==> 05-22: inputs <==
// Calculator2_0
module Calculator2_0(clk, rst, col, btn, btnres, fil, Sseg, anodos);
	input clk;
	input rst;
	input [3:0] col;
	input btn;
	input btnres;
	output [3:0] fil;
	output [6:0] Sseg;
	output [7:0] anodos;
	wire clk1kHz;
	wire clk20Hz;
	wire [3:0]tecla;
	wire [20:0] Ssegnum1;
	wire [20:0] Ssegnum2;
	wire [6:0] signo1;
	wire [6:0] operador;
	wire [9:0] num1;
	wire [9:0] num2;
	wire sig1;
	wire [1:0] oper;
	wire [19:0] resultado;
	wire [1:0] signo_resultado;
	wire [23:0] dres;
	wire [6:0] CSseg;
	divfreq div(clk, rst, clk1kHz);
	divfreq20 div20(clk, rst, clk20Hz);
	Barrido_filas barfil(clk, rst, clk20Hz, fil);
	Comparador_col comp(clk, rst, fil, col, tecla);
	Conversor print(tecla, CSseg);
	Barrido_displays bardisp(clk, rst, btn, btnres, CSseg, clk1kHz, dres, signo_resultado, Sseg, anodos, Ssegnum1, Ssegnum2, operador, signo1);
	Ssegtobin convsegtobin(clk, rst, Ssegnum1, Ssegnum2, signo1, operador, num1, num2, sig1, oper);
	Operacion op(num1, num2, sig1, oper, resultado, signo_resultado);
	Digitos_result digres(resultado, dres);
endmodule
clock: 58.2 ns
lec_check: 0
abc_area: 1
cap_margin: 10
core_aspect_ratio: 0.62
core_margin: 2
core_utilization: 72
cts_cluster_size: 72
gpl_routability_driven: 1
hold_slack_margin: -0.07
min_routing_layer: met1
place_density_lb_addon: 0.01
setup_slack_margin: -2.0
slew_margin: 20
tns_end_percent: 80
run.sh (not shown) runs the stock make flow with config.mk's settings and CLKGATE_MAP_FILE=.
==> inputs of 01-14, as changes to 05-22 <==
==> flow/config.mk (replaced) <==
export PLATFORM = sky130hd
export DESIGN_NAME = Calculator2_0
export DESIGN_NICKNAME = Calculator2_0
export VERILOG_FILES = /design/flow/design.v
export SDC_FILE = /design/flow/constraint.sdc
export NUM_CORES = 4
export LEC_CHECK = 0
export CAP_MARGIN = 10
export CORE_ASPECT_RATIO = 1.37
export CORE_MARGIN = 2
export CORE_UTILIZATION = 60
export GPL_ROUTABILITY_DRIVEN = 1
export HOLD_SLACK_MARGIN = -0.07
export MAX_ROUTING_LAYER = met4
export MIN_ROUTING_LAYER = met1
export SLEW_MARGIN = 20
==> flow/constraint.sdc (replaced) <==
create_clock -name core_clock -period 83.3 [get_ports {clk}]
set_input_delay 16.6600 -clock core_clock [delete_from_list [all_inputs] [get_ports {clk}]]
set_output_delay 16.6600 -clock core_clock [all_outputs]
set_load 0.01 [all_outputs]
==> inputs of 07-28, as changes to 05-22 <==
==> flow/config.mk (replaced) <==
export PLATFORM = sky130hd
export DESIGN_NAME = Calculator2_0
export DESIGN_NICKNAME = Calculator2_0
export VERILOG_FILES = /design/flow/design.v
export SDC_FILE = /design/flow/constraint.sdc
export NUM_CORES = 4
export LEC_CHECK = 0
export ABC_AREA = 1
export CAP_MARGIN = 20
export CORE_MARGIN = 2
export CORE_UTILIZATION = 68
export SLEW_MARGIN = 20
==> flow/constraint.sdc (replaced) <==
create_clock -name core_clock -period 113.0 [get_ports {clk}]
set_input_delay 22.6000 -clock core_clock [delete_from_list [all_inputs] [get_ports {clk}]]
set_output_delay 22.6000 -clock core_clock [all_outputs]
set_load 0.01 [all_outputs]
==> inputs of 07-24, as changes to 05-22 <==
==> flow/config.mk (replaced) <==
export PLATFORM = sky130hd
export DESIGN_NAME = Calculator2_0
export DESIGN_NICKNAME = Calculator2_0
export VERILOG_FILES = /design/flow/design.v
export SDC_FILE = /design/flow/constraint.sdc
export NUM_CORES = 4
export LEC_CHECK = 0
export CAP_MARGIN = 10
export CORE_ASPECT_RATIO = 0.5
export CORE_MARGIN = 8
export CORE_UTILIZATION = 41
export GPL_ROUTABILITY_DRIVEN = 1
export HOLD_SLACK_MARGIN = -0.07
export MIN_ROUTING_LAYER = met1
export PLACE_DENSITY_LB_ADDON = 0.06
export SLEW_MARGIN = 20
==> flow/constraint.sdc (replaced) <==
create_clock -name core_clock -period 115.0 [get_ports {clk}]
set_input_delay 23.0000 -clock core_clock [delete_from_list [all_inputs] [get_ports {clk}]]
set_output_delay 23.0000 -clock core_clock [all_outputs]
set_load 0.01 [all_outputs]
==> results <==
07-28 went through all stages and came out clean. 07-24 passed the timing, design-rule and antenna checks. 05-22 never finished: it broke off in clock tree synthesis. 01-14 aborted during global routing.
Between 07-24 and 07-28, the lower via count is in 07-24 (gap 8.8%, measured against 07-28).
Clock skew: 07-24 is higher than 07-28 (4.5 ps).
Of 07-28 and 07-24, 07-24 has the higher non-clock buffer count (gap 128).
In 07-28 the sequential share of layout area is lower than in 07-24, by 0.44 points.
Area after synthesis: 07-24 is smaller than 07-28 (about 9%).
Between 07-28 and 07-24, the lower first-iteration DRC count is in 07-24 (gap 20%, measured against 07-24).
Between 07-24 and 07-28, the lower count of clock-buffer cells in the layout is in 07-24 (gap 3).
==> figures <==
item                                                           07-24           01-14                 07-28                 05-22
Run status                                  timing/DRC/antenna clean  did not finish  timing/DRC/antenna clean        did not finish
Stage where the flow stopped                                       -  global routing                     -  clock tree synthesis
Relative max-transition margin                                 18.6%               -                 32.5%                     -
Mux share                                                      4.24%           4.24%               0.0722%               0.0722%
FF/Latch Area                                          0.00577 sq mm               -         0.00577 sq mm                     -
TritonRoute pass-1 iters                                           6               -                    12                     -
Number of setup violations in the final report                     0               -                     0                     -
Area of the multi-input gates                           0.0492 sq mm               -          0.0491 sq mm                     -
Worst Hold Depth                                                   2               -                     2                     -
Cell resize tally after clock tree synthesis                       3             394                     0                     -
Number of OpenROAD warnings                                       97               -                    99                     -
Area growth syn-to-layout                                      7.56%               -                 3.22%                     -
Drt total wl                                               182000 um               -             170000 um                     -
Diodes inserted                                                    0               -                     1                     -
Worst hold-check path type                      register to register               -  register to register                     -
Fin Clk Skew                                                 21.2 ps               -               16.7 ps                     -
Die outline width                                             544 um          267 um                307 um                378 um
Cells in synth_stat.txt                                         7700            7700                  9809                  9809
